<file path="flow/design.v">
module regfile(
		input [4:0] wr_num, input [31:0] wr_data, input wr_en,
		input [4:0] rd0_num, output [31:0] rd0_data,
		input [4:0] rd1_num, output [31:0] rd1_data,
		input clk);
    reg[31:0] data [1:31];  
	always @(posedge clk)
        if(wr_en && wr_num!=0) data[wr_num] <= wr_data;
   	assign rd0_data = (rd0_num!=0) ? data[rd0_num] : 32'h00000000;
   	assign rd1_data = (rd1_num!=0) ? data[rd1_num] : 32'h00000000;
endmodule
module mips(input clk, reset,
            input  [31:0] instr_in, data_in,
            output [31:0] instr_addr, data_addr, data_out,
            output        data_rd_wr);
    parameter [31:0] pc_init = 32'h80020000;
    localparam OP_SPECIAL  = 6'b000000, OP_SPECIAL2 = 6'b011100,
               OP_J = 6'b000010, OP_JAL = 6'b000011,
               OP_BEQ = 6'b000100, OP_BNE = 6'b000101,
               OP_ADDIU = 6'b001001, OP_SLTI = 6'b001010, OP_LUI = 6'b001111,
               OP_LW = 6'b100011, OP_SW = 6'b101011;
    localparam FN_SLL = 6'b000000, FN_JR = 6'b001000,
               FN_ADDU = 6'b100001, FN_SUBU = 6'b100011, FN_MUL = 6'b000010;
    localparam A_ADD = 3'd0, A_SUB = 3'd1, A_SLT = 3'd2, A_SLL = 3'd3,
               A_MUL = 3'd4, A_LUI = 3'd5, A_LINK = 3'd6;
    reg  [31:0] pc;
    reg         id_valid;
    reg  [31:0] id_instr, id_pc4;
    wire        stall;
    wire        id_redirect;
    wire [31:0] id_target;
    assign instr_addr = pc;
    always @(posedge clk) begin
        if (reset) begin
            pc       <= pc_init;
            id_valid <= 1'b0;
        end else if (!stall) begin
            pc       <= id_redirect ? id_target : pc + 32'd4;
            id_valid <= 1'b1;
        end
        if (reset || !stall) begin
            id_instr <= instr_in;
            id_pc4   <= pc + 32'd4;
        end
    end
    wire [5:0]  op    = id_instr[31:26];
    wire [4:0]  f_rs  = id_instr[25:21];
    wire [4:0]  f_rt  = id_instr[20:16];
    wire [4:0]  f_rd  = id_instr[15:11];
    wire [4:0]  f_sa  = id_instr[10:6];
    wire [5:0]  fn    = id_instr[5:0];
    wire [15:0] f_imm = id_instr[15:0];
    wire [31:0] simm  = {{16{f_imm[15]}}, f_imm};
    reg        d_use_rs, d_use_rt, d_wr, d_load, d_store, d_imm, d_br_rs;
    reg        d_beq, d_bne, d_j, d_jr;
    reg [4:0]  d_dst;
    reg [2:0]  d_alu;
    always @* begin
        d_use_rs = 1'b0; d_use_rt = 1'b0; d_wr = 1'b0; d_load = 1'b0;
        d_store = 1'b0; d_imm = 1'b0; d_beq = 1'b0; d_bne = 1'b0;
        d_j = 1'b0; d_jr = 1'b0; d_dst = 5'd0; d_alu = A_ADD; d_br_rs = 1'b0;
        case (op)
            OP_ADDIU: begin d_use_rs = 1'b1; d_wr = 1'b1; d_dst = f_rt; d_imm = 1'b1; d_alu = A_ADD; end
            OP_SLTI:  begin d_use_rs = 1'b1; d_wr = 1'b1; d_dst = f_rt; d_imm = 1'b1; d_alu = A_SLT; end
            OP_LUI:   begin d_wr = 1'b1; d_dst = f_rt; d_alu = A_LUI; end
            OP_LW:    begin d_use_rs = 1'b1; d_wr = 1'b1; d_dst = f_rt; d_imm = 1'b1; d_load = 1'b1; end
            OP_SW:    begin d_use_rs = 1'b1; d_use_rt = 1'b1; d_imm = 1'b1; d_store = 1'b1; end
            OP_BEQ:   begin d_use_rs = 1'b1; d_use_rt = 1'b1; d_beq = 1'b1; end
            OP_BNE:   begin d_use_rs = 1'b1; d_use_rt = 1'b1; d_bne = 1'b1; end
            OP_J:     begin d_j = 1'b1; end
            OP_JAL:   begin d_j = 1'b1; d_wr = 1'b1; d_dst = 5'd31; d_alu = A_LINK; end
            OP_SPECIAL: case (fn)
                FN_SLL:  begin d_use_rt = 1'b1; d_wr = 1'b1; d_dst = f_rd; d_alu = A_SLL; end
                FN_JR:   begin d_use_rs = 1'b1; d_jr = 1'b1; end
                FN_SUBU: begin d_use_rs = 1'b1; d_use_rt = 1'b1; d_wr = 1'b1; d_dst = f_rd; d_alu = A_SUB; end
                default: begin d_use_rs = 1'b1; d_use_rt = 1'b1; d_wr = 1'b1; d_dst = f_rd; d_alu = A_ADD; end  
            endcase
            OP_SPECIAL2: if (fn == FN_MUL) begin
                d_use_rs = 1'b1; d_use_rt = 1'b1; d_wr = 1'b1; d_dst = f_rd; d_alu = A_MUL;
            end
            default: ;
        endcase
        if (d_dst == 5'd0) d_wr = 1'b0;
    end
    wire d_branch = d_beq | d_bne | d_jr;    
    reg        wb_wr;
    reg [4:0]  wb_dst;
    reg [31:0] wb_res;
    wire [31:0] rf_rs, rf_rt;
    regfile regs(.wr_num(wb_dst), .wr_data(wb_res), .wr_en(wb_wr),
                 .rd0_num(f_rs), .rd0_data(rf_rs),
                 .rd1_num(f_rt), .rd1_data(rf_rt),
                 .clk(clk));
    wire [31:0] id_rs_wb = (wb_wr && wb_dst == f_rs) ? wb_res : rf_rs;
    wire [31:0] id_rt_wb = (wb_wr && wb_dst == f_rt) ? wb_res : rf_rt;
    reg        ex_valid, ex_wr, ex_load, ex_store, ex_imm;
    reg [4:0]  ex_dst, ex_rs, ex_rt, ex_sa;
    reg [2:0]  ex_alu;
    reg [31:0] ex_a, ex_b, ex_simm, ex_link;
    reg        me_valid, me_wr, me_load, me_store;
    reg [4:0]  me_dst;
    reg [31:0] me_res, me_sdata;
    wire [31:0] br_rs = (me_valid && me_wr && me_dst == f_rs) ? me_res : id_rs_wb;
    wire [31:0] br_rt = (me_valid && me_wr && me_dst == f_rt) ? me_res : id_rt_wb;
    wire hz_rs = d_use_rs && f_rs != 5'd0;
    wire hz_rt = d_use_rt && f_rt != 5'd0;
    wire ex_hit = ex_valid && ex_wr && ((hz_rs && ex_dst == f_rs) || (hz_rt && ex_dst == f_rt));
    wire me_hit = me_valid && me_wr && me_load && ((hz_rs && me_dst == f_rs) || (hz_rt && me_dst == f_rt));
    assign stall = id_valid && ((ex_hit && (ex_load || d_branch)) || (me_hit && d_branch));
    wire br_eq = (br_rs == br_rt);
    assign id_redirect = id_valid && !stall &&
                         (d_j || d_jr || (d_beq && br_eq) || (d_bne && !br_eq));
    assign id_target = d_jr ? br_rs :
                       d_j  ? {id_pc4[31:28], id_instr[25:0], 2'b00} :
                              id_pc4 + {simm[29:0], 2'b00};
    always @(posedge clk) begin
        if (reset) begin
            ex_valid <= 1'b0;
        end else begin
            ex_valid <= id_valid && !stall;
        end
        ex_wr    <= d_wr && id_valid && !stall;
        ex_load  <= d_load;
        ex_store <= d_store && id_valid && !stall;
        ex_imm   <= d_imm;
        ex_alu   <= d_alu;
        ex_dst   <= d_dst;
        ex_rs    <= f_rs;
        ex_rt    <= f_rt;
        ex_sa    <= f_sa;
        ex_a     <= id_rs_wb;
        ex_b     <= id_rt_wb;
        ex_simm  <= simm;
        ex_link  <= id_pc4 + 32'd4;
    end
    wire [31:0] fa = (me_valid && me_wr && me_dst == ex_rs) ? me_res :
                     (wb_wr && wb_dst == ex_rs) ? wb_res : ex_a;
    wire [31:0] fb = (me_valid && me_wr && me_dst == ex_rt) ? me_res :
                     (wb_wr && wb_dst == ex_rt) ? wb_res : ex_b;
    wire [31:0] opb = ex_imm ? ex_simm : fb;
    reg [31:0] alu_y;
    always @* begin
        case (ex_alu)
            A_SUB:   alu_y = fa - opb;
            A_SLT:   alu_y = {31'd0, $signed(fa) < $signed(opb)};
            A_SLL:   alu_y = fb << ex_sa;
            A_MUL:   alu_y = fa * fb;
            A_LUI:   alu_y = {ex_simm[15:0], 16'd0};
            A_LINK:  alu_y = ex_link;
            default: alu_y = fa + opb;
        endcase
    end
    always @(posedge clk) begin
        if (reset) begin
            me_valid <= 1'b0;
            me_store <= 1'b0;
        end else begin
            me_valid <= ex_valid;
            me_store <= ex_valid && ex_store;
        end
        me_wr    <= ex_valid && ex_wr;
        me_load  <= ex_load;
        me_dst   <= ex_dst;
        me_res   <= alu_y;
        me_sdata <= fb;
    end
    assign data_addr  = me_res;
    assign data_out   = me_sdata;
    assign data_rd_wr = ~me_store;
    always @(posedge clk) begin
        if (reset) wb_wr <= 1'b0;
        else       wb_wr <= me_valid && me_wr;
        wb_dst <= me_dst;
        wb_res <= me_load ? data_in : me_res;
    end
endmodule
</file>
<file path="flow/run.sh">
#!/bin/bash
# the make line also repeats each setting of config.mk as NAME=value (left out here)
make -C /OpenROAD-flow-scripts/flow DESIGN_CONFIG=/design/flow/config.mk WORK_HOME=/design/flow/orfs CLKGATE_MAP_FILE= finish
</file>
<file path="flow/config.mk">
export PLATFORM = sky130hd
export DESIGN_NAME = mips
export DESIGN_NICKNAME = mips
export VERILOG_FILES = /design/flow/design.v
export SDC_FILE = /design/flow/constraint.sdc
export NUM_CORES = 4
export LEC_CHECK = 0
export CAP_MARGIN = 20
export CORE_MARGIN = 2
export CORE_UTILIZATION = 72
export CTS_CLUSTER_DIAMETER = 41
export CTS_CLUSTER_SIZE = 39
export PLACE_DENSITY = 0.65
export SLEW_MARGIN = 20
</file>
<file path="flow/constraint.sdc">
create_clock -name core_clock -period 8.52 [get_ports {clk}]
set_input_delay 1.7040 -clock core_clock [delete_from_list [all_inputs] [get_ports {clk}]]
set_output_delay 1.7040 -clock core_clock [all_outputs]
set_load 0.01 [all_outputs]
</file>
==> results of run 1 <==
==> per-stage QoR <==
stage	TNS, ns	area, um^2	util, %	instances	hold WS, ns
after floorplan	0	84150	-	6903	0.3314
after global placement	-2.010	90370	77.87	8685	0.3365
after detailed placement	-4.476	90380	77.88	8687	0.3555
after CTS	-0.5138	96190	82.89	8988	0.3762
==> what timing repair did <==
| item | CTS |
|---|---|
| buffers inserted | 46 |
| gates resized | 112 |
| setup endpoints to repair | 21 |
| pin swaps | 79 |
==> metal layers <==
layer  overflow  GRT usage, %
met5          4         49.62
met4        259         71.01
met3         83         73.32
met2        480         93.70
met1         77         83.34
==> flow_metrics.py, run 1 <==
# Generated from Yosys and OpenROAD reports
metrics = {
    "synthesis": {
        "synthXorXnorAreaFrac_pct": 2.817,
        "ys_seq_share_pct": 44.64,
        "top_cells_by_area": "edfxtp_1, mux4_2, fa_1",
        "syn_area_um2": 84130,
        "ys_area_um2": 84130,
        "synth.distinct_cells": 97,
        "ys_sh_aoi_pct": 9.881,
        "most_common_cell": "edfxtp_1",
        "edf_count": 1056,
        "synthFlopType": "edfxtp_1",
        "synthArstFlopShare_pct": 0,
        "yosys_cells": 6903,
        "yosys.area_share.simple_pct": 8.639,
        "yosys-top-cells-count": "edfxtp_1, nor2_1, inv_1",
        "synth-warning-count": 2,
        "avgSynthCellArea_um2": 12.19,
        "synthesis.nets": 7597,
        "yosys.area.top_type_share_pct": 37.69,
        "numSynthFlops": 1348,
        "yosys.area_share.adder_pct": 13.01,
        "mux_area_share_pct": 15.93,
        "synthCells": 6903,
        "top_area_cell": "edfxtp_1",
        "topCombFamilyByArea": "multiplexers",
    },
    "floorplanning": {
        "boundaryPins": 163,
        "rows": 125,
        "coreArea_um2": 116000,
        "die_width_um": 345.8,
        "dieArea_um2": 119600,
        "fp_util_pct": 72.49,
        "fp.dieH_um": 345.8,
    },
    "placement": {
        "pre_cts_ws_ns": -0.4215,
        "port_buffers": 162,
        "place.gp.congestion": 1.080,
        "dp.final_hpwl_um": 245200,
    },
    "cts": {
        "cts-root-buf": "clkbuf_16",
        "h-tree-depth": 4,
        "cts_sinks": 1348,
        "clockBufferDepth": 3,
        "cts_hold_buf": 0,
        "numCtsBuffers": 138,
    },
    "global_route": {
        "gr-usage-all-layers_pct": 81.45,
        "grt_overflow": 903,
    },
    "run_status": {
        "outcome": "did not finish",
        "error_line": "[ERROR GRT-0116] Global routing finished with congestion. Check the congestion regions in the DRC Viewer.",
        "lastStage": "global routing (5_1_grt)",
    },
}
==> inputs of run 2 (changes only) <==
- CORE_UTILIZATION: 72 -> 65
- CTS_CLUSTER_DIAMETER: 41 -> unset
- PLACE_DENSITY: 0.65 -> 0.6
- TNS_END_PERCENT: unset -> 100
- clock period: 8.52 -> 7.17 ns (I/O delays scaled with it)
==> flow_metrics.py, run 2 <==
# Physical implementation metrics
metrics = {
    "placement": {
        "place.gp.congestion": 1.050,
        "pre_cts_ws_ns": -1.593,
        "dp.final_hpwl_um": 233300,
        "port_buffers": 162,
    },
    "timing": {
        "setup_viol": 23,
        "finalWorstSetupSlack_ns": -1.583,
        "drv_slew": 0,
        "rsz0062_at_grt": "true",
        "whs_ns": 0.3480,
        "slew_headroom_pct": 8.472,
        "hold_viol_final": 0,
        "worst_pin_slew_ns": 1.370,
        "finalClockPeriodUsage_pct": 122.1,
        "max_freq_mhz": 114.2,
        "skew_ns": 0.05136,
        "min_period_ns": 8.753,
    },
    "synthesis": {
        "synthArstFlopShare_pct": 0,
        "ys_seq_share_pct": 44.64,
        "ys_sh_aoi_pct": 9.881,
        "synthXorXnorAreaFrac_pct": 2.817,
        "topCombFamilyByArea": "multiplexers",
        "yosys.area.top_type_share_pct": 37.69,
        "yosys-top-cells-count": "edfxtp_1, nor2_1, inv_1",
        "synth-warning-count": 2,
        "yosys.area_share.simple_pct": 8.639,
        "top_cells_by_area": "edfxtp_1, mux4_2, fa_1",
        "avgSynthCellArea_um2": 12.19,
        "syn_area_um2": 84130,
        "synthFlopType": "edfxtp_1",
        "edf_count": 1056,
        "top_area_cell": "edfxtp_1",
        "ys_area_um2": 84130,
        "most_common_cell": "edfxtp_1",
        "numSynthFlops": 1348,
        "synthesis.nets": 7597,
        "yosys_cells": 6903,
        "synth.distinct_cells": 97,
        "yosys.area_share.adder_pct": 13.01,
        "synthCells": 6903,
        "mux_area_share_pct": 15.93,
    },
    "routing": {
        "wl_met1_um": 112600,
        "wl_met2_um": 138500,
        "drt-total-wl_um": 342400,
        "drc": 0,
        "drtIter0Drc": 14004,
        "highest-signal-layer": "met5",
        "viasPerCell": 7.401,
        "vias": 69633,
        "wl_per_cell_um": 36.39,
        "met3_length_um": 63800,
        "final_antenna_net_count": 0,
        "firstDrtPassIters": 8,
    },
    "global_route": {
        "grt_pass1_vias": 67157,
        "grt_overflow": 0,
        "grt_max_degree": 69,
        "grt_pass1_wl_um": 477200,
        "antenna_found_initial": 34,
        "gr-usage-all-layers_pct": 51.55,
    },
    "critical_path": {
        "crit_path_start_kind": "flip-flop",
        "crit_cells": 32,
        "r2r_end": "me_res[23]",
        "cp.required_ns": 7.83,
        "worstPathMaxFanout": 20,
        "worstSetupEndpoint": "me_res[23]",
        "r2r_setup_slack_ns": -1.58,
        "cp_slowest_cell": "or4_4",
        "arrival_ns": 9.42,
        "crit_path_frequent_cell": "fa_1",
        "critPathKind": "reg2reg",
        "critical_path.max_stage_delay_ns": 0.59,
        "r2r-start": "ex_rt[2]",
        "cp_top_family": "adder cells",
        "cp-startpoint": "ex_rt[2]",
        "cp_num_buf_inv": 9,
        "worstRegToRegCells": 32,
        "critPathCaptureType": "flip-flop",
    },
    "min_path": {
        "hold_path.startpoint": "ex_load",
        "hold_path_end": "me_load",
        "min_path_cells": 0,
        "min_path_type": "reg2reg",
    },
    "cts": {
        "clockBufferDepth": 3,
        "numCtsBuffers": 142,
        "cts-root-buf": "clkbuf_16",
        "cts_sinks": 1348,
        "cts_hold_buf": 0,
        "clk_pin_slew_ns": 0.06,
        "insertion_delay_ns": 0.83,
        "cts_tree": "yes",
        "h-tree-depth": 4,
    },
    "floorplanning": {
        "dieArea_um2": 132300,
        "die_width_um": 363.8,
        "coreArea_um2": 129000,
        "fp_util_pct": 65.22,
        "rows": 132,
        "boundaryPins": 163,
        "fp.dieH_um": 363.8,
    },
    "run": {
        "warnings": 64,
        "maxCapViolations": 0,
    },
    "run_status": {
        "violations": "negative setup slack",
        "outcome": "failed layout checks",
    },
    "final_layout": {
        "syn_to_final_growth_pct": 16.92,
        "final_util_pct": 76.26,
        "nets": 8220,
    },
}
## run 2: cell type report
class	instances	area, um^2
clock inverters	71	755.7
diodes	33	82.58
repair buffers	919	8224
inverters	581	2193
clock buffers	181	3807
fillers	7968	30620
flip-flops and latches	1348	37600
multi-input cells	4534	43520
well taps	1742	2180
## run 2: per-layer routing
layer / GRT usage [%] / vias to the layer above
met1: 66.13 / 33607
met5: 2.360 / -
met4: 30.84 / 33
met2: 70.59 / 7406
met3: 24.92 / 1924
li1: - / 26663
## run 2: repair_timing
item                       in CTS  in global routing
setup buffers                  15                 20
setup endpoints to repair      23                 24
cloned                          1                  0
gates resized                  94                 93
pin swaps                      66                 80
## run 2: metrics by stage
step / instances / setup TNS, ns / area (um^2)
after floorplan: 6903 / -9.892 / 84480
after global placement: 9094 / -24.98 / 92570
after detailed placement: 9095 / -27.57 / 92580
after CTS: 9360 / -25.66 / 97740
after global routing: 9384 / -31.81 / 98300
final: 9409 / -28.07 / 98360
==> inputs of run 3 (changes only) <==
- CORE_UTILIZATION: 65 -> 70
- CTS_CLUSTER_SIZE: 39 -> 34
- MAX_ROUTING_LAYER: unset -> met4
- SETUP_SLACK_MARGIN: unset -> 2.12
- TNS_END_PERCENT: 100 -> unset
- clock period: 7.17 -> 8.06 ns (I/O delays scaled with it)
==> flow_metrics.py, run 3 <==
# Generated from Yosys and OpenROAD reports
metrics = {
    "run_status": {
        "lastStage": "global routing (5_1_grt)",
        "outcome": "did not finish",
        "error_line": "[ERROR GRT-0116] Global routing finished with congestion. Check the congestion regions in the DRC Viewer.",
    },
    "floorplanning": {
        "rows": 127,
        "boundaryPins": 163,
        "fp_util_pct": 70.40,
        "coreArea_um2": 119500,
        "die_width_um": 350.7,
        "fp.dieH_um": 350.7,
        "dieArea_um2": 123000,
    },
    "synthesis": {
        "synthXorXnorAreaFrac_pct": 2.817,
        "synthArstFlopShare_pct": 0,
        "numSynthFlops": 1348,
        "avgSynthCellArea_um2": 12.19,
        "mux_area_share_pct": 15.93,
        "edf_count": 1056,
        "yosys-top-cells-count": "edfxtp_1, nor2_1, inv_1",
        "ys_area_um2": 84130,
        "topCombFamilyByArea": "multiplexers",
        "synth-warning-count": 2,
        "top_area_cell": "edfxtp_1",
        "synth.distinct_cells": 97,
        "yosys_cells": 6903,
        "most_common_cell": "edfxtp_1",
        "syn_area_um2": 84130,
        "yosys.area_share.simple_pct": 8.639,
        "yosys.area_share.adder_pct": 13.01,
        "synthCells": 6903,
        "yosys.area.top_type_share_pct": 37.69,
        "ys_sh_aoi_pct": 9.881,
        "synthFlopType": "edfxtp_1",
        "top_cells_by_area": "edfxtp_1, mux4_2, fa_1",
        "synthesis.nets": 7597,
        "ys_seq_share_pct": 44.64,
    },
    "cts": {
        "clockBufferDepth": 3,
        "cts_hold_buf": 0,
        "cts_sinks": 1348,
        "h-tree-depth": 4,
        "cts-root-buf": "clkbuf_16",
        "numCtsBuffers": 139,
    },
    "placement": {
        "place.gp.congestion": 1.075,
        "placedCellCount": 8877,
        "port_buffers": 162,
        "dpl_cell_area_um2": 91660,
        "dp.final_hpwl_um": 264000,
    },
    "global_route": {
        "gr-usage-all-layers_pct": 83.34,
        "grt_overflow": 3512,
    },
}
-- run 3: stage by stage --
step                      util [%]  setup slack, ns  hold slack, ns   TNS (ns)
after global placement       76.69          -0.4483          0.3345     -5.093
after CTS                    82.01          -0.6621          0.3614     -7.730
after detailed placement     76.71          -0.6534          0.3481     -8.233
after floorplan                  -        -0.008126          0.3314  -0.008126
-- run 3: routing by layer --
layer  track usage, %  overflow
met1            83.42       357
met2            98.33      2016
met3            68.62       323
met4            74.95       816
met5                -         -
-- run 3: what timing repair did --
| item | CTS |
|---|---|
| setup endpoints to repair | 61 |
| gates resized | 194 |
| pin swaps | 66 |
| setup buffers | 68 |
| cloned | 4 |
==> inputs of run 4 (changes only) <==
- ABC_AREA: unset -> 1
- CAP_MARGIN: 20 -> 0
- CELL_PAD_IN_SITES_DETAIL_PLACEMENT: unset -> 2
- CELL_PAD_IN_SITES_GLOBAL_PLACEMENT: unset -> 0
- CORE_ASPECT_RATIO: unset -> 1.48
- CORE_UTILIZATION: 70 -> 28
- CTS_CLUSTER_SIZE: 34 -> unset
- GPL_ROUTABILITY_DRIVEN: unset -> 0
- GPL_TIMING_DRIVEN: unset -> 0
- HOLD_SLACK_MARGIN: unset -> 0.21
- PLACE_DENSITY: 0.6 -> unset
- SETUP_SLACK_MARGIN: 2.12 -> 1.09
- TNS_END_PERCENT: unset -> 35
- clock period: 8.06 -> 11.0 ns (I/O delays scaled with it)
==> flow_metrics.py, run 4 <==
# Generated from Yosys and OpenROAD reports
metrics = {
    "synthesis": {
        "synthesis.nets": 11019,
        "most_common_cell": "nand2_1",
        "avgSynthCellArea_um2": 8.511,
        "synthArstFlopShare_pct": 0,
        "mux_area_share_pct": 0.05695,
        "top_area_cell": "edfxtp_1",
        "ys_seq_share_pct": 42.74,
        "numSynthFlops": 1348,
        "ys_area_um2": 87870,
        "yosys.area_share.adder_pct": 12.45,
        "ys_sh_aoi_pct": 14.64,
        "synth-warning-count": 2,
        "synth.distinct_cells": 68,
        "yosys-top-cells-count": "nand2_1, inv_1, nand3_1",
        "synthCells": 10325,
        "top_cells_by_area": "edfxtp_1, fa_1, nand2_1",
        "yosys.area_share.simple_pct": 19.24,
        "edf_count": 1056,
        "syn_area_um2": 87870,
        "yosys_cells": 10325,
        "topCombFamilyByArea": "simple AND/OR/NAND/NOR gates",
        "yosys.area.top_type_share_pct": 36.09,
        "synthFlopType": "edfxtp_1",
        "synthXorXnorAreaFrac_pct": 1.434,
    },
    "placement": {
        "placedCellCount": 14768,
        "port_buffers": 161,
        "dpl_cell_area_um2": 97270,
        "dp.final_hpwl_um": 543600,
    },
    "cts": {
        "clockBufferDepth": 4,
        "h-tree-depth": 4,
        "cts_sinks": 1348,
        "cts-root-buf": "clkbuf_16",
        "numCtsBuffers": 151,
    },
    "floorplanning": {
        "coreArea_um2": 312800,
        "die_width_um": 464.5,
        "rows": 250,
        "fp.dieH_um": 685.5,
        "fp_util_pct": 28.09,
        "boundaryPins": 163,
        "dieArea_um2": 318400,
    },
    "run_status": {
        "lastStage": "global routing (5_1_grt)",
        "outcome": "did not finish",
        "error_line": "[ERROR GRT-0116] Global routing finished with congestion. Check the congestion regions in the DRC Viewer.",
    },
    "global_route": {
        "grt_overflow": 6856,
        "gr-usage-all-layers_pct": 73.30,
    },
}
## run 4: layer usage
| metal | GRT usage (%) | overflow |
|---|---|---|
| met5 | - | - |
| met4 | 68.88 | 1523 |
| met3 | 62.59 | 508 |
| met2 | 85.00 | 4219 |
| met1 | 71.94 | 606 |
## run 4: what timing repair did
item	CTS
pin swaps	13
endpoints found under the hold margin	0
hold buffers	0
setup buffers	28
endpoints found under the setup margin	23
resized	195
## run 4: per-stage QoR
step	setup TNS, ns	worst slack [ns]
after CTS	0	1.096
after detailed placement	-24.77	-2.020
after global placement	-3.403	-0.7664
after floorplan	0	3.114
==> inputs of run 5 (changes only) <==
- ABC_AREA: 1 -> unset
- CAP_MARGIN: 0 -> 20
- CELL_PAD_IN_SITES_DETAIL_PLACEMENT: 2 -> unset
- CELL_PAD_IN_SITES_GLOBAL_PLACEMENT: 0 -> unset
- CORE_ASPECT_RATIO: 1.48 -> unset
- CORE_UTILIZATION: 28 -> 72
- CTS_CLUSTER_SIZE: unset -> 99
- GPL_ROUTABILITY_DRIVEN: 0 -> unset
- GPL_TIMING_DRIVEN: 0 -> unset
- HOLD_SLACK_MARGIN: 0.21 -> unset
- MAX_ROUTING_LAYER: met4 -> unset
- PLACE_DENSITY: unset -> 0.37
- SETUP_SLACK_MARGIN: 1.09 -> unset
- TNS_END_PERCENT: 35 -> 20
- clock period: 11.0 -> 7.08 ns (I/O delays scaled with it)
==> flow_metrics.py, run 5 <==
# Generated from Yosys and OpenROAD reports
metrics = {
    "run_status": {
        "outcome": "did not finish",
        "lastStage": "global routing (5_1_grt)",
        "error_line": "[ERROR GRT-0116] Global routing finished with congestion. Check the congestion regions in the DRC Viewer.",
    },
    "synthesis": {
        "top_area_cell": "edfxtp_1",
        "yosys_cells": 6903,
        "topCombFamilyByArea": "multiplexers",
        "edf_count": 1056,
        "synth.distinct_cells": 97,
        "mux_area_share_pct": 15.93,
        "ys_sh_aoi_pct": 9.881,
        "most_common_cell": "edfxtp_1",
        "synth-warning-count": 2,
        "synthCells": 6903,
        "top_cells_by_area": "edfxtp_1, mux4_2, fa_1",
        "yosys-top-cells-count": "edfxtp_1, nor2_1, inv_1",
        "yosys.area.top_type_share_pct": 37.69,
        "synthFlopType": "edfxtp_1",
        "synthArstFlopShare_pct": 0,
        "numSynthFlops": 1348,
        "ys_area_um2": 84130,
        "yosys.area_share.adder_pct": 13.01,
        "ys_seq_share_pct": 44.64,
        "yosys.area_share.simple_pct": 8.639,
        "syn_area_um2": 84130,
        "synthesis.nets": 7597,
        "avgSynthCellArea_um2": 12.19,
        "synthXorXnorAreaFrac_pct": 2.817,
    },
    "floorplanning": {
        "die_width_um": 345.8,
        "rows": 125,
        "fp.dieH_um": 345.8,
        "coreArea_um2": 116000,
        "boundaryPins": 163,
        "fp_util_pct": 72.49,
        "dieArea_um2": 119600,
    },
    "global_route": {
        "grt_overflow": 638,
        "gr-usage-all-layers_pct": 76.62,
    },
    "cts": {
        "h-tree-depth": 4,
        "cts_hold_buf": 0,
        "clockBufferDepth": 3,
        "numCtsBuffers": 139,
        "cts_sinks": 1348,
        "cts-root-buf": "clkbuf_16",
    },
    "placement": {
        "place.gp.congestion": 1.109,
        "dpl_cell_area_um2": 91950,
        "dp.final_hpwl_um": 245000,
        "port_buffers": 162,
    },
}
==> run 5: per-layer routing <==
layer	overflow	track usage, %
met4	191	65.21
met2	326	90.20
met1	56	80.12
met5	7	40.30
met3	58	65.66
==> run 5: timing repair <==
| action | in CTS |
|---|---|
| gates resized | 98 |
| pin swaps | 30 |
| setup endpoints to repair | 24 |
| buffers inserted | 19 |
==> run 5: stage by stage <==
stage               util [%]  setup slack [ns]  std cells  TNS, ns
floorplan                  -           -0.9885       6903   -14.71
global placement       79.23            -1.514       8858   -29.34
detailed placement     79.24            -1.560       8859   -30.77
CTS                    83.69            -1.536       9134   -26.59
==> inputs of run 6 (changes only) <==
- CELL_PAD_IN_SITES_DETAIL_PLACEMENT: unset -> 0
- CORE_ASPECT_RATIO: unset -> 1.28
- CORE_UTILIZATION: 72 -> 58
- CTS_CLUSTER_SIZE: 99 -> unset
- PLACE_DENSITY: 0.37 -> 0.39
- SETUP_SLACK_MARGIN: unset -> 0.8
- SLEW_MARGIN: 20 -> 15
- TNS_END_PERCENT: 20 -> 95
- clock period: 7.08 -> 7.49 ns (I/O delays scaled with it)
==> flow_metrics.py, run 6 <==
# Physical implementation metrics
metrics = {
    "critical_path": {
        "arrival_ns": 9.63,
        "r2r_end": "me_res[25]",
        "worstPathMaxFanout": 5,
        "worstSetupEndpoint": "me_res[25]",
        "worstRegToRegCells": 34,
        "crit_path_frequent_cell": "fa_1",
        "crit_cells": 34,
        "cp.required_ns": 8.19,
        "r2r_setup_slack_ns": -1.44,
        "critPathCaptureType": "flip-flop",
        "critPathKind": "reg2reg",
        "r2r-start": "wb_dst[3]",
        "cp_slowest_cell": "fa_1",
        "critical_path.max_stage_delay_ns": 0.59,
        "cp_num_buf_inv": 7,
        "cp-startpoint": "wb_dst[3]",
        "crit_path_start_kind": "flip-flop",
        "cp_top_family": "adder cells",
    },
    "synthesis": {
        "syn_area_um2": 84130,
        "synthesis.nets": 7597,
        "synthFlopType": "edfxtp_1",
        "synth.distinct_cells": 97,
        "yosys.area_share.adder_pct": 13.01,
        "synthXorXnorAreaFrac_pct": 2.817,
        "numSynthFlops": 1348,
        "ys_area_um2": 84130,
        "ys_sh_aoi_pct": 9.881,
        "synth-warning-count": 2,
        "avgSynthCellArea_um2": 12.19,
        "ys_seq_share_pct": 44.64,
        "top_area_cell": "edfxtp_1",
        "topCombFamilyByArea": "multiplexers",
        "mux_area_share_pct": 15.93,
        "yosys.area_share.simple_pct": 8.639,
        "synthCells": 6903,
        "most_common_cell": "edfxtp_1",
        "yosys-top-cells-count": "edfxtp_1, nor2_1, inv_1",
        "yosys.area.top_type_share_pct": 37.69,
        "edf_count": 1056,
        "top_cells_by_area": "edfxtp_1, mux4_2, fa_1",
        "yosys_cells": 6903,
        "synthArstFlopShare_pct": 0,
    },
    "timing": {
        "worst_pin_slew_ns": 1.313,
        "finalClockPeriodUsage_pct": 119.2,
        "skew_ns": 0.03661,
        "hold_viol_final": 0,
        "drv_slew": 0,
        "fin_setup_tns_ns": -22.04,
        "slew_headroom_pct": 11.74,
        "finalWorstSetupSlack_ns": -1.441,
        "max_freq_mhz": 112.0,
        "setup_viol": 23,
        "rsz0062_at_grt": "true",
        "min_period_ns": 8.931,
    },
    "min_path": {
        "hold_path.startpoint": "ex_load",
        "min_path_cells": 0,
        "hold_path_end": "me_load",
        "min_path_type": "reg2reg",
    },
    "floorplanning": {
        "coreArea_um2": 144500,
        "dieArea_um2": 148100,
        "fp.dieH_um": 434.9,
        "rows": 158,
        "fp_util_pct": 58.22,
        "boundaryPins": 163,
        "die_width_um": 340.6,
    },
    "final_layout": {
        "nFillCells": 10617,
        "nets": 8163,
        "syn_to_final_growth_pct": 16.52,
        "layoutNonFillerInstCount": 9504,
    },
    "cts": {
        "cts_hold_buf": 0,
        "h-tree-depth": 4,
        "insertion_delay_ns": 0.83,
        "clk_pin_slew_ns": 0.07,
        "cts-root-buf": "clkbuf_16",
        "numCtsBuffers": 138,
        "clockBufferDepth": 3,
        "cts_tree": "yes",
        "cts_sinks": 1348,
    },
    "routing": {
        "met3_length_um": 37880,
        "drt-total-wl_um": 341400,
        "wl_met1_um": 109500,
        "wl_per_cell_um": 35.92,
        "firstDrtPassIters": 6,
        "viasPerCell": 6.900,
        "final_antenna_net_count": 0,
        "vias": 65579,
        "wl_met2_um": 154800,
        "highest-signal-layer": "met5",
        "drc": 0,
        "drtIter0Drc": 9349,
    },
    "run": {
        "warnings": 63,
        "maxCapViolations": 0,
    },
    "global_route": {
        "antenna_found_initial": 20,
        "grt_pass1_vias": 65202,
        "gr-usage-all-layers_pct": 45.81,
        "grt_overflow": 0,
        "grt_max_degree": 89,
        "grt_pass1_wl_um": 476400,
    },
    "placement": {
        "placedCellCount": 9218,
        "place.gp.congestion": 1.066,
        "dp.final_hpwl_um": 238500,
        "port_buffers": 162,
    },
    "run_status": {
        "violations": "negative setup slack",
        "outcome": "failed layout checks",
    },
}
run 6: final cells by class:
type                       instances  area, um^2  share of cell area (%)
antenna                            8       20.02                 0.02042
multi-input combinational       4534       43500                   44.37
inverter                         581        2208                   2.253
clock buffer                     168        3616                   3.689
sequential                      1348       37600                   38.35
clock inverter                    79       943.4                  0.9624
timing repair buffer             866        7741                   7.897
tap                             1920        2402                   2.451
run 6: timing repair:
item	CTS	global route
gates cloned	1	1
buffers inserted	5	23
pin swaps	20	41
setup endpoints to repair	25	27
resized	57	120
run 6: per-stage QoR:
| step | setup WS (ns) | hold WS, ns | area, um^2 | util, % |
|---|---|---|---|---|
| 2_1_floorplan | -0.5781 | 0.3314 | 84500 | - |
| 5_1_grt | -1.666 | 0.3691 | 98010 | 67.82 |
| 6_report | -1.441 | 0.3634 | 98030 | 67.83 |
| 3_5_place_dp | -1.509 | 0.3431 | 92250 | 63.84 |
| 3_3_place_gp | -1.415 | 0.3413 | 92240 | 63.83 |
| 4_1_cts | -1.255 | 0.3596 | 97130 | 67.22 |
run 6: per-layer routing:
layer | vias to the layer above | track usage, %
met5 | - | 0
met4 | 14 | 40.29
met3 | 1497 | 11.58
met2 | 4898 | 70.87
met1 | 32672 | 53.00
li1 | 26498 | -
==> inputs of run 7 (changes only) <==
- CELL_PAD_IN_SITES_DETAIL_PLACEMENT: 0 -> unset
- CORE_ASPECT_RATIO: 1.28 -> unset
- PLACE_DENSITY: 0.39 -> 0.6
- SETUP_SLACK_MARGIN: 0.8 -> unset
- SLEW_MARGIN: 15 -> 20
- TNS_END_PERCENT: 95 -> unset
- clock period: 7.49 -> 7.24 ns (I/O delays scaled with it)
==> flow_metrics.py, run 7 <==
# Physical implementation metrics
metrics = {
    "synthesis": {
        "synthXorXnorAreaFrac_pct": 2.817,
        "synth-warning-count": 2,
        "synthFlopType": "edfxtp_1",
        "topCombFamilyByArea": "multiplexers",
        "ys_seq_share_pct": 44.64,
        "avgSynthCellArea_um2": 12.19,
        "top_cells_by_area": "edfxtp_1, mux4_2, fa_1",
        "most_common_cell": "edfxtp_1",
        "synth.distinct_cells": 97,
        "top_area_cell": "edfxtp_1",
        "edf_count": 1056,
        "synthCells": 6903,
        "ys_area_um2": 84130,
        "syn_area_um2": 84130,
        "synthArstFlopShare_pct": 0,
        "yosys.area_share.adder_pct": 13.01,
        "mux_area_share_pct": 15.93,
        "yosys_cells": 6903,
        "yosys-top-cells-count": "edfxtp_1, nor2_1, inv_1",
        "yosys.area.top_type_share_pct": 37.69,
        "ys_sh_aoi_pct": 9.881,
        "yosys.area_share.simple_pct": 8.639,
        "numSynthFlops": 1348,
        "synthesis.nets": 7597,
    },
    "routing": {
        "final_antenna_net_count": 0,
        "drtIter0Drc": 11074,
        "firstDrtPassIters": 9,
        "drc": 0,
        "viasPerCell": 6.953,
        "wl_per_cell_um": 34.64,
        "vias": 66654,
        "drt-total-wl_um": 332100,
    },
    "critical_path": {
        "critPathKind": "reg2reg",
        "cp_top_family": "adder cells",
        "r2r_end": "me_res[29]",
        "crit_path_frequent_cell": "fa_1",
        "cp-startpoint": "wb_dst[0]",
        "cp.required_ns": 7.85,
        "worstSetupEndpoint": "me_res[29]",
        "worstRegToRegCells": 32,
        "r2r-start": "wb_dst[0]",
        "critPathCaptureType": "flip-flop",
        "r2r_setup_slack_ns": -1.47,
        "cp_num_buf_inv": 6,
        "cp_slowest_cell": "fa_1",
        "arrival_ns": 9.32,
        "critical_path.max_stage_delay_ns": 0.59,
        "crit_path_start_kind": "flip-flop",
        "crit_cells": 32,
        "worstPathMaxFanout": 5,
    },
    "min_path": {
        "hold_path.startpoint": "ex_load",
        "min_path_type": "reg2reg",
        "min_path_cells": 0,
        "hold_path_end": "me_load",
    },
    "global_route": {
        "grt_pass1_vias": 64272,
        "antenna_found_initial": 14,
        "grt_pass1_wl_um": 466200,
        "grt_overflow": 0,
        "gr-usage-all-layers_pct": 44.80,
        "grt_max_degree": 83,
    },
    "floorplanning": {
        "rows": 139,
        "dieArea_um2": 148100,
        "boundaryPins": 163,
        "die_width_um": 384.9,
        "fp.dieH_um": 384.9,
        "fp_util_pct": 58.49,
        "coreArea_um2": 143800,
    },
    "cts": {
        "clk_pin_slew_ns": 0.06,
        "cts_sinks": 1348,
        "numCtsBuffers": 146,
        "cts-root-buf": "clkbuf_16",
        "clockBufferDepth": 3,
        "insertion_delay_ns": 0.81,
        "cts_tree": "yes",
        "h-tree-depth": 4,
    },
    "timing": {
        "min_period_ns": 8.707,
        "max_freq_mhz": 114.8,
        "skew_ns": 0.05830,
        "slew_headroom_pct": 12.72,
        "rsz0062_at_grt": "true",
        "hold_viol_final": 0,
        "finalWorstSetupSlack_ns": -1.467,
        "finalClockPeriodUsage_pct": 120.3,
        "setup_viol": 23,
        "worst_pin_slew_ns": 1.307,
        "fin_setup_tns_ns": -23.45,
        "drv_slew": 0,
    },
    "final_layout": {
        "syn_to_final_growth_pct": 17.89,
        "nFillCells": 10264,
        "nets": 8252,
        "final_util_pct": 68.96,
    },
    "run_status": {
        "outcome": "failed layout checks",
        "violations": "negative setup slack",
    },
    "placement": {
        "dp.final_hpwl_um": 235900,
        "place.gp.congestion": 1.040,
        "port_buffers": 162,
    },
    "run": {
        "warnings": 64,
        "maxCapViolations": 0,
    },
}
==> run 7: metal layers <==
layer  vias up  share of wire (%)  track usage, %
met2      5573                 42           63.31
met3       982                 16           15.42
li1      26706                  -               -
met4        14                5.4           19.23
met5         -              0.056               0
met1     33379                 37           63.10
==> run 7: per-stage QoR <==
stage / cells / area (um^2) / worst slack (ns) / hold WS [ns]
global route: 9578 / 99160 / -1.662 / 0.3513
floorplan: 6903 / 84470 / -0.8282 / 0.3314
detailed placement: 9275 / 92950 / -1.389 / 0.3401
CTS: 9561 / 98640 / -1.218 / 0.3481
finish: 9587 / 99180 / -1.467 / 0.3504
global placement: 9274 / 92940 / -1.249 / 0.3365
==> run 7: cell type report <==
cell class                      instances  area [um^2]  share of cell area (%)
Timing Repair Buffer                  947         8516                   8.586
Inverter                              581         2203                   2.222
Tap cell                             1903         2381                   2.401
Antenna cell                           10        25.02                 0.02523
Sequential cell                      1348        37600                   37.91
Multi-Input combinational cell       4534        43620                   43.98
Clock buffer                          178         3866                   3.898
Clock inverter                         86        964.7                  0.9727
==> run 7: repair_timing <==
item	4_1_cts	5_1_grt
cloned	1	1
setup buffers	27	17
resized	140	75
endpoints found under the setup margin	23	24
pin swaps	93	108
hold buffers	0	0
endpoints found under the hold margin	0	0
==> inputs of run 8 (changes only) <==
- CORE_UTILIZATION: 58 -> 66
- CTS_CLUSTER_DIAMETER: unset -> 41
- CTS_CLUSTER_SIZE: unset -> 39
==> flow_metrics.py, run 8 <==
# Physical implementation metrics
metrics = {
    "run_status": {
        "outcome": "failed layout checks",
        "violations": "negative setup slack",
    },
    "synthesis": {
        "synthesis.nets": 7597,
        "top_area_cell": "edfxtp_1",
        "synth-warning-count": 2,
        "synthCells": 6903,
        "synth.distinct_cells": 97,
        "most_common_cell": "edfxtp_1",
        "syn_area_um2": 84130,
        "ys_area_um2": 84130,
        "top_cells_by_area": "edfxtp_1, mux4_2, fa_1",
        "synthXorXnorAreaFrac_pct": 2.817,
        "yosys_cells": 6903,
        "synthArstFlopShare_pct": 0,
        "numSynthFlops": 1348,
        "avgSynthCellArea_um2": 12.19,
        "mux_area_share_pct": 15.93,
        "yosys.area_share.simple_pct": 8.639,
        "yosys.area_share.adder_pct": 13.01,
        "edf_count": 1056,
        "ys_sh_aoi_pct": 9.881,
        "synthFlopType": "edfxtp_1",
        "yosys.area.top_type_share_pct": 37.69,
        "ys_seq_share_pct": 44.64,
        "topCombFamilyByArea": "multiplexers",
        "yosys-top-cells-count": "edfxtp_1, nor2_1, inv_1",
    },
    "floorplanning": {
        "boundaryPins": 163,
        "rows": 130,
        "coreArea_um2": 126100,
        "fp.dieH_um": 361.0,
        "fp_util_pct": 66.74,
        "dieArea_um2": 130300,
        "die_width_um": 361.0,
    },
    "placement": {
        "placedCellCount": 8993,
        "port_buffers": 162,
        "place.gp.congestion": 1.060,
        "dp.final_hpwl_um": 229600,
    },
    "critical_path": {
        "r2r_setup_slack_ns": -1.45,
        "critPathCaptureType": "flip-flop",
        "critPathKind": "reg2reg",
        "worstPathMaxFanout": 6,
        "cp_top_family": "adder cells",
        "crit_cells": 32,
        "critical_path.max_stage_delay_ns": 0.64,
        "r2r_end": "me_res[30]",
        "cp_num_buf_inv": 9,
        "cp_slowest_cell": "fa_1",
        "r2r-start": "wb_dst[0]",
        "cp.required_ns": 7.95,
        "worstRegToRegCells": 32,
        "arrival_ns": 9.40,
        "worstSetupEndpoint": "me_res[30]",
        "crit_path_start_kind": "flip-flop",
        "crit_path_frequent_cell": "fa_1",
        "cp-startpoint": "wb_dst[0]",
    },
    "global_route": {
        "gr-usage-all-layers_pct": 51.32,
        "grt_overflow": 0,
        "antenna_found_initial": 24,
        "grt_max_degree": 90,
        "grt_pass1_wl_um": 473200,
        "grt_pass1_vias": 67310,
    },
    "min_path": {
        "hold_path.startpoint": "ex_load",
        "min_path_cells": 0,
        "min_path_type": "reg2reg",
        "hold_path_end": "me_load",
    },
    "timing": {
        "fin_setup_tns_ns": -24.86,
        "max_freq_mhz": 115.1,
        "skew_ns": 0.07708,
        "min_period_ns": 8.690,
        "whs_ns": 0.3613,
        "rsz0062_at_grt": "true",
        "setup_viol": 23,
        "finalClockPeriodUsage_pct": 120.0,
        "hold_viol_final": 0,
        "worst_pin_slew_ns": 1.337,
        "drv_slew": 0,
        "finalWorstSetupSlack_ns": -1.450,
        "slew_headroom_pct": 10.09,
    },
    "routing": {
        "firstDrtPassIters": 8,
        "viasPerCell": 7.410,
        "drt-total-wl_um": 337700,
        "drc": 0,
        "vias": 69332,
        "drtIter0Drc": 13637,
        "wl_per_cell_um": 36.09,
        "final_antenna_net_count": 0,
    },
    "cts": {
        "insertion_delay_ns": 0.87,
        "cts_sinks": 1348,
        "clk_pin_slew_ns": 0.07,
        "cts-root-buf": "clkbuf_16",
        "clockBufferDepth": 3,
        "numCtsBuffers": 159,
        "cts_tree": "yes",
        "h-tree-depth": 4,
    },
    "final_layout": {
        "nFillCells": 7395,
        "syn_to_final_growth_pct": 18.10,
        "nets": 8245,
        "layoutNonFillerInstCount": 9357,
    },
    "run": {
        "warnings": 65,
        "maxCapViolations": 0,
    },
}
==> run 8: cell type report <==
cell class / instances / area (um^2) / share of cell area (%)
clock inverter: 125 / 1539 / 1.549
timing repair buffer: 927 / 8302 / 8.356
inverter: 581 / 2206 / 2.220
tap: 1650 / 2064 / 2.078
clock buffer: 174 / 4143 / 4.170
multi-input combinational: 4534 / 43460 / 43.74
sequential: 1348 / 37600 / 37.84
antenna: 18 / 45.04 / 0.04534
==> run 8: timing repair <==
item | 4_1_cts | 5_1_grt
buffers inserted | 10 | 34
hold buffers | 0 | 0
resized | 58 | 149
endpoints found under the setup margin | 23 | 24
pin swaps | 31 | 84
cloned | 0 | 3
==> run 8: through the flow <==
| step | utilization, % | worst slack [ns] | instance area [um^2] |
|---|---|---|---|
| 3_3_place_gp | 73.16 | -1.466 | 92230 |
| 3_5_place_dp | 73.18 | -1.546 | 92240 |
| 2_1_floorplan | - | -0.8282 | 84470 |
| 6_report | 78.82 | -1.450 | 99360 |
| 5_1_grt | 78.78 | -1.641 | 99310 |
| 4_1_cts | 77.94 | -1.326 | 98250 |
==> run 8: routing by layer <==
metal | vias to the layer above | global-route usage, % | part of all wire [%]
li1 | 26730 | - | -
met1 | 33580 | 66.19 | 33
met2 | 7186 | 69.82 | 40
met3 | 1806 | 24.78 | 19
met4 | 30 | 31.41 | 7.8
met5 | - | 0.4440 | 0.091
==> inputs of run 9 (changes only) <==
- CORE_UTILIZATION: 66 -> 71
- CTS_CLUSTER_DIAMETER: 41 -> unset
- CTS_CLUSTER_SIZE: 39 -> unset
- GPL_ROUTABILITY_DRIVEN: unset -> 0
- MIN_ROUTING_LAYER: unset -> met2
- PLACE_DENSITY: 0.6 -> unset
- PLACE_DENSITY_LB_ADDON: unset -> 0.18
- SETUP_SLACK_MARGIN: unset -> -0.92
- SLEW_MARGIN: 20 -> 25
- TNS_END_PERCENT: unset -> 25
- clock period: 7.24 -> 11.5 ns (I/O delays scaled with it)
==> flow_metrics.py, run 9 <==
# Generated from Yosys and OpenROAD reports
metrics = {
    "run_status": {
        "outcome": "did not finish",
        "lastStage": "global routing (5_1_grt)",
        "error_line": "[ERROR GRT-0116] Global routing finished with congestion. Check the congestion regions in the DRC Viewer.",
    },
    "floorplanning": {
        "boundaryPins": 163,
        "die_width_um": 348.2,
        "dieArea_um2": 121300,
        "coreArea_um2": 117800,
        "fp_util_pct": 71.44,
        "rows": 126,
        "fp.dieH_um": 348.2,
    },
    "synthesis": {
        "mux_area_share_pct": 15.93,
        "synthFlopType": "edfxtp_1",
        "synthArstFlopShare_pct": 0,
        "syn_area_um2": 84130,
        "yosys-top-cells-count": "edfxtp_1, nor2_1, inv_1",
        "edf_count": 1056,
        "ys_area_um2": 84130,
        "most_common_cell": "edfxtp_1",
        "synthXorXnorAreaFrac_pct": 2.817,
        "avgSynthCellArea_um2": 12.19,
        "yosys.area.top_type_share_pct": 37.69,
        "ys_sh_aoi_pct": 9.881,
        "topCombFamilyByArea": "multiplexers",
        "top_cells_by_area": "edfxtp_1, mux4_2, fa_1",
        "numSynthFlops": 1348,
        "yosys_cells": 6903,
        "synthesis.nets": 7597,
        "ys_seq_share_pct": 44.64,
        "synthCells": 6903,
        "synth.distinct_cells": 97,
        "top_area_cell": "edfxtp_1",
        "yosys.area_share.adder_pct": 13.01,
        "synth-warning-count": 2,
        "yosys.area_share.simple_pct": 8.639,
    },
    "cts": {
        "cts_setup_buffers": 0,
        "cts_hold_buf": 0,
        "cts_sinks": 1348,
        "h-tree-depth": 4,
        "clockBufferDepth": 3,
        "cts-root-buf": "clkbuf_16",
        "post_cts_resized": 0,
        "numCtsBuffers": 139,
    },
    "placement": {
        "dpl_cell_area_um2": 87600,
        "port_buffers": 162,
        "placedCellCount": 8370,
        "pre_cts_ws_ns": 1.465,
        "dp.final_hpwl_um": 194200,
    },
    "global_route": {
        "grt_overflow": 1267,
        "gr-usage-all-layers_pct": 85.92,
    },
}
## run 9: layer usage
layer	GRT overflow	track usage (%)
met1	-	-
met2	184	87.74
met3	791	92.86
met4	168	71.76
met5	124	79.91
==> inputs of run 10 (changes only) <==
- ABC_AREA: unset -> 1
- CAP_MARGIN: 20 -> 30
- CELL_PAD_IN_SITES_DETAIL_PLACEMENT: unset -> 2
- CELL_PAD_IN_SITES_GLOBAL_PLACEMENT: unset -> 2
- CORE_ASPECT_RATIO: unset -> 0.64
- CORE_UTILIZATION: 71 -> 58
- CTS_CLUSTER_DIAMETER: unset -> 238
- CTS_CLUSTER_SIZE: unset -> 66
- GPL_ROUTABILITY_DRIVEN: 0 -> unset
- GPL_TIMING_DRIVEN: unset -> 0
- HOLD_SLACK_MARGIN: unset -> 0.09
- MAX_ROUTING_LAYER: unset -> met4
- MIN_ROUTING_LAYER: met2 -> unset
- PLACE_DENSITY: unset -> 0.39
- PLACE_DENSITY_LB_ADDON: 0.18 -> unset
- SETUP_SLACK_MARGIN: -0.92 -> 1.39
- SLEW_MARGIN: 25 -> 15
- TNS_END_PERCENT: 25 -> 80
- clock period: 11.5 -> 8.62 ns (I/O delays scaled with it)
==> flow_metrics.py, run 10 <==
# Generated from Yosys and OpenROAD reports
metrics = {
    "run_status": {
        "outcome": "did not finish",
        "lastStage": "global placement without I/O (3_1_place_gp_skip_io)",
        "error_line": "[ERROR GPL-0301] Utilization 106.747 % exceeds 100%.",
    },
    "synthesis": {
        "topCombFamilyByArea": "simple AND/OR/NAND/NOR gates",
        "most_common_cell": "nand2_1",
        "numSynthFlops": 1348,
        "ys_seq_share_pct": 42.74,
        "top_cells_by_area": "edfxtp_1, fa_1, nand2_1",
        "yosys.area_share.simple_pct": 19.24,
        "yosys_cells": 10325,
        "edf_count": 1056,
        "synthCells": 10325,
        "avgSynthCellArea_um2": 8.511,
        "syn_area_um2": 87870,
        "synthArstFlopShare_pct": 0,
        "synth-warning-count": 2,
        "top_area_cell": "edfxtp_1",
        "mux_area_share_pct": 0.05695,
        "ys_sh_aoi_pct": 14.64,
        "synth.distinct_cells": 68,
        "synthFlopType": "edfxtp_1",
        "yosys-top-cells-count": "nand2_1, inv_1, nand3_1",
        "yosys.area.top_type_share_pct": 36.09,
        "synthesis.nets": 11019,
        "yosys.area_share.adder_pct": 12.45,
        "ys_area_um2": 87870,
        "synthXorXnorAreaFrac_pct": 1.434,
    },
    "floorplanning": {
        "fp_util_pct": 58.28,
        "die_width_um": 490.5,
        "rows": 114,
        "dieArea_um2": 154700,
        "coreArea_um2": 150800,
        "fp.dieH_um": 315.4,
    },
}
==> inputs of run 11 (changes only) <==
- ABC_AREA: 1 -> 0
- CAP_MARGIN: 30 -> 40
- GPL_ROUTABILITY_DRIVEN: unset -> 0
- HOLD_SLACK_MARGIN: 0.09 -> 0.21
- MIN_ROUTING_LAYER: unset -> met2
- SETUP_SLACK_MARGIN: 1.39 -> unset
==> flow_metrics.py, run 11 <==
# Generated from Yosys and OpenROAD reports
metrics = {
    "synthesis": {
        "top_cells_by_area": "edfxtp_1, mux4_2, fa_1",
        "yosys.area_share.simple_pct": 8.639,
        "yosys.area_share.adder_pct": 13.01,
        "yosys_cells": 6903,
        "ys_seq_share_pct": 44.64,
        "synth.distinct_cells": 97,
        "most_common_cell": "edfxtp_1",
        "synthArstFlopShare_pct": 0,
        "syn_area_um2": 84130,
        "yosys.area.top_type_share_pct": 37.69,
        "avgSynthCellArea_um2": 12.19,
        "edf_count": 1056,
        "ys_sh_aoi_pct": 9.881,
        "numSynthFlops": 1348,
        "yosys-top-cells-count": "edfxtp_1, nor2_1, inv_1",
        "top_area_cell": "edfxtp_1",
        "mux_area_share_pct": 15.93,
        "synthesis.nets": 7597,
        "topCombFamilyByArea": "multiplexers",
        "synthXorXnorAreaFrac_pct": 2.817,
        "synthFlopType": "edfxtp_1",
        "synthCells": 6903,
        "synth-warning-count": 2,
        "ys_area_um2": 84130,
    },
    "floorplanning": {
        "rows": 111,
        "dieArea_um2": 148200,
        "fp_util_pct": 58.58,
        "boundaryPins": 163,
        "die_width_um": 480.1,
        "coreArea_um2": 143600,
        "fp.dieH_um": 308.7,
    },
    "run_status": {
        "outcome": "did not finish",
        "lastStage": "detailed placement (3_5_place_dp)",
        "error_line": "[ERROR DPL-0033] detailed placement checks failed during check placement.",
    },
    "placement": {
        "port_buffers": 162,
    },
}
-- run 11: metrics by stage --
step	std cells	hold slack, ns	TNS (ns)	setup WS (ns)
after floorplan	6903	0.3314	0	0.04262
after global placement	8986	0.3503	-118.50	-3.813
==> inputs of run 12 (changes only) <==
- ABC_AREA: 0 -> unset
- CAP_MARGIN: 40 -> 20
- CELL_PAD_IN_SITES_DETAIL_PLACEMENT: 2 -> unset
- CELL_PAD_IN_SITES_GLOBAL_PLACEMENT: 2 -> unset
- CORE_ASPECT_RATIO: 0.64 -> unset
- CORE_UTILIZATION: 58 -> 72
- CTS_CLUSTER_DIAMETER: 238 -> 41
- CTS_CLUSTER_SIZE: 66 -> 39
- GPL_ROUTABILITY_DRIVEN: 0 -> unset
- GPL_TIMING_DRIVEN: 0 -> unset
- HOLD_SLACK_MARGIN: 0.21 -> unset
- MAX_ROUTING_LAYER: met4 -> unset
- MIN_ROUTING_LAYER: met2 -> unset
- PLACE_DENSITY: 0.39 -> 0.73
- SETUP_SLACK_MARGIN: unset -> 1.8
- SLEW_MARGIN: 15 -> 20
- TNS_END_PERCENT: 80 -> unset
- clock period: 8.62 -> 7.24 ns (I/O delays scaled with it)
==> flow_metrics.py, run 12 <==
# Generated from Yosys and OpenROAD reports
metrics = {
    "synthesis": {
        "yosys_cells": 6903,
        "yosys.area.top_type_share_pct": 37.69,
        "yosys.area_share.simple_pct": 8.639,
        "yosys.area_share.adder_pct": 13.01,
        "synthCells": 6903,
        "syn_area_um2": 84130,
        "top_cells_by_area": "edfxtp_1, mux4_2, fa_1",
        "mux_area_share_pct": 15.93,
        "top_area_cell": "edfxtp_1",
        "ys_sh_aoi_pct": 9.881,
        "synthXorXnorAreaFrac_pct": 2.817,
        "edf_count": 1056,
        "most_common_cell": "edfxtp_1",
        "synth-warning-count": 2,
        "ys_area_um2": 84130,
        "synthesis.nets": 7597,
        "topCombFamilyByArea": "multiplexers",
        "synthArstFlopShare_pct": 0,
        "yosys-top-cells-count": "edfxtp_1, nor2_1, inv_1",
        "synthFlopType": "edfxtp_1",
        "synth.distinct_cells": 97,
        "avgSynthCellArea_um2": 12.19,
        "ys_seq_share_pct": 44.64,
        "numSynthFlops": 1348,
    },
    "run_status": {
        "outcome": "did not finish",
        "error_line": "[ERROR GRT-0116] Global routing finished with congestion. Check the congestion regions in the DRC Viewer.",
        "lastStage": "global routing (5_1_grt)",
    },
    "placement": {
        "placedCellCount": 8864,
        "dp.final_hpwl_um": 265700,
        "dpl_cell_area_um2": 92260,
        "pre_cts_ws_ns": -1.607,
        "place.gp.congestion": 1.061,
        "port_buffers": 162,
    },
    "global_route": {
        "grt_overflow": 5607,
        "gr-usage-all-layers_pct": 88.69,
    },
    "cts": {
        "clockBufferDepth": 3,
        "h-tree-depth": 4,
        "numCtsBuffers": 143,
        "cts-root-buf": "clkbuf_16",
        "cts_hold_buf": 0,
        "cts_sinks": 1348,
    },
    "floorplanning": {
        "boundaryPins": 163,
        "fp.dieH_um": 345.8,
        "rows": 125,
        "fp_util_pct": 72.49,
        "coreArea_um2": 116000,
        "die_width_um": 345.8,
        "dieArea_um2": 119600,
    },
}
## run 12: per-layer routing
layer | GRT overflow | global-route usage, %
met5 | 35 | 60.26
met2 | 3532 | 106.3
met4 | 1320 | 84.97
met3 | 369 | 74.84
met1 | 351 | 86.40
## run 12: repair_timing
action                     4_1_cts
setup buffers                  106
setup endpoints to repair       64
pin swaps                      115
cloned                           6
gates resized                  297
## run 12: through the flow
step	util (%)	TNS (ns)
4_1_cts	85.86	-24.90
2_1_floorplan	-	-8.601
3_5_place_dp	79.50	-29.42
3_3_place_gp	79.49	-24.74
==> inputs of run 13 (changes only) <==
- CAP_MARGIN: 20 -> 0
- CORE_UTILIZATION: 72 -> 70
- CTS_CLUSTER_DIAMETER: 41 -> unset
- CTS_CLUSTER_SIZE: 39 -> 34
- MAX_ROUTING_LAYER: unset -> met4
- PLACE_DENSITY: 0.73 -> 0.6
- SETUP_SLACK_MARGIN: 1.8 -> 2.12
- clock period: 7.24 -> 7.64 ns (I/O delays scaled with it)
==> flow_metrics.py, run 13 <==
# Generated from Yosys and OpenROAD reports
metrics = {
    "synthesis": {
        "mux_area_share_pct": 15.93,
        "synthesis.nets": 7597,
        "synth-warning-count": 2,
        "yosys.area_share.simple_pct": 8.639,
        "avgSynthCellArea_um2": 12.19,
        "synthXorXnorAreaFrac_pct": 2.817,
        "ys_seq_share_pct": 44.64,
        "yosys-top-cells-count": "edfxtp_1, nor2_1, inv_1",
        "top_area_cell": "edfxtp_1",
        "ys_area_um2": 84130,
        "yosys_cells": 6903,
        "edf_count": 1056,
        "numSynthFlops": 1348,
        "topCombFamilyByArea": "multiplexers",
        "synth.distinct_cells": 97,
        "ys_sh_aoi_pct": 9.881,
        "syn_area_um2": 84130,
        "yosys.area.top_type_share_pct": 37.69,
        "yosys.area_share.adder_pct": 13.01,
        "synthFlopType": "edfxtp_1",
        "synthArstFlopShare_pct": 0,
        "most_common_cell": "edfxtp_1",
        "top_cells_by_area": "edfxtp_1, mux4_2, fa_1",
        "synthCells": 6903,
    },
    "global_route": {
        "gr-usage-all-layers_pct": 71.66,
        "grt_overflow": 327,
    },
    "placement": {
        "place.gp.congestion": 1.082,
        "port_buffers": 162,
        "dp.final_hpwl_um": 245300,
        "placedCellCount": 8887,
    },
    "floorplanning": {
        "coreArea_um2": 119500,
        "die_width_um": 350.7,
        "fp.dieH_um": 350.7,
        "boundaryPins": 163,
        "rows": 127,
        "fp_util_pct": 70.40,
        "dieArea_um2": 123000,
    },
    "run_status": {
        "error_line": "[ERROR GRT-0116] Global routing finished with congestion. Check the congestion regions in the DRC Viewer.",
        "outcome": "did not finish",
        "lastStage": "global routing (5_1_grt)",
    },
    "cts": {
        "cts_sinks": 1348,
        "numCtsBuffers": 137,
        "h-tree-depth": 4,
        "clockBufferDepth": 3,
        "cts-root-buf": "clkbuf_16",
        "cts_hold_buf": 0,
    },
}
[run 13: repair_timing]
item,in CTS
endpoints found under the hold margin,0
cloned,2
buffers inserted,37
endpoints found under the setup margin,61
gates resized,149
pin swaps,51
[run 13: stage by stage]
step           area [um^2]  TNS [ns]  setup WS (ns)  hold WS (ns)
4_1_cts              97450    -14.33        -0.8875        0.3888
3_5_place_dp         91700    -15.45         -1.123        0.3595
3_3_place_gp         91700    -12.44         -1.046        0.3437
2_1_floorplan        84590    -3.141        -0.4281        0.3314
[run 13: metal layers]
layer / overflow / track usage (%)
met5: - / -
met4: 145 / 62.06
met3: 3 / 53.72
met2: 176 / 86.25
met1: 3 / 74.91
==> inputs of run 14 (changes only) <==
- CAP_MARGIN: 0 -> 20
- CORE_UTILIZATION: 70 -> 71
- CTS_CLUSTER_DIAMETER: unset -> 34
- CTS_CLUSTER_SIZE: 34 -> 40
- MAX_ROUTING_LAYER: met4 -> unset
- PLACE_DENSITY: 0.6 -> unset
- SETUP_SLACK_MARGIN: 2.12 -> 2.18
- clock period: 7.64 -> 8.29 ns (I/O delays scaled with it)
==> flow_metrics.py, run 14 <==
# Generated from Yosys and OpenROAD reports
metrics = {
    "synthesis": {
        "mux_area_share_pct": 15.93,
        "ys_area_um2": 84130,
        "syn_area_um2": 84130,
        "synthFlopType": "edfxtp_1",
        "ys_seq_share_pct": 44.64,
        "numSynthFlops": 1348,
        "yosys-top-cells-count": "edfxtp_1, nor2_1, inv_1",
        "edf_count": 1056,
        "synth-warning-count": 2,
        "yosys.area_share.simple_pct": 8.639,
        "synthesis.nets": 7597,
        "yosys_cells": 6903,
        "synth.distinct_cells": 97,
        "top_cells_by_area": "edfxtp_1, mux4_2, fa_1",
        "synthXorXnorAreaFrac_pct": 2.817,
        "most_common_cell": "edfxtp_1",
        "topCombFamilyByArea": "multiplexers",
        "top_area_cell": "edfxtp_1",
        "synthCells": 6903,
        "ys_sh_aoi_pct": 9.881,
        "yosys.area_share.adder_pct": 13.01,
        "yosys.area.top_type_share_pct": 37.69,
        "synthArstFlopShare_pct": 0,
        "avgSynthCellArea_um2": 12.19,
    },
    "cts": {
        "cts_sinks": 1348,
        "cts-root-buf": "clkbuf_16",
        "h-tree-depth": 4,
        "numCtsBuffers": 202,
        "cts_hold_buf": 0,
        "clockBufferDepth": 3,
    },
    "placement": {
        "dp.final_hpwl_um": 241300,
        "place.gp.congestion": 1.080,
        "placedCellCount": 8733,
        "port_buffers": 162,
        "dpl_cell_area_um2": 91000,
    },
    "floorplanning": {
        "coreArea_um2": 117800,
        "die_width_um": 348.2,
        "fp_util_pct": 71.44,
        "rows": 126,
        "boundaryPins": 163,
        "dieArea_um2": 121300,
        "fp.dieH_um": 348.2,
    },
    "global_route": {
        "grt_overflow": 761,
        "gr-usage-all-layers_pct": 77.84,
    },
    "run_status": {
        "error_line": "[ERROR GRT-0116] Global routing finished with congestion. Check the congestion regions in the DRC Viewer.",
        "outcome": "did not finish",
        "lastStage": "global routing (5_1_grt)",
    },
}
run 14: metrics by stage:
stage                     setup slack (ns)  setup TNS [ns]  hold WS (ns)
after floorplan                     0.2219               0        0.3314
after global placement             -0.2198          -1.409        0.3370
after detailed placement           -0.3041          -2.246        0.3469
after CTS                          -0.2530          -2.358        0.3576
run 14: per-layer routing:
metal | track usage, % | overflow
met3 | 65.59 | 58
met4 | 68.17 | 275
met5 | 44.82 | 7
met2 | 91.70 | 377
met1 | 80.92 | 44
run 14: what timing repair did:
action                                  4_1_cts
gates resized                               178
endpoints found under the setup margin       60
pin swaps                                   103
gates cloned                                  2
setup buffers                                50
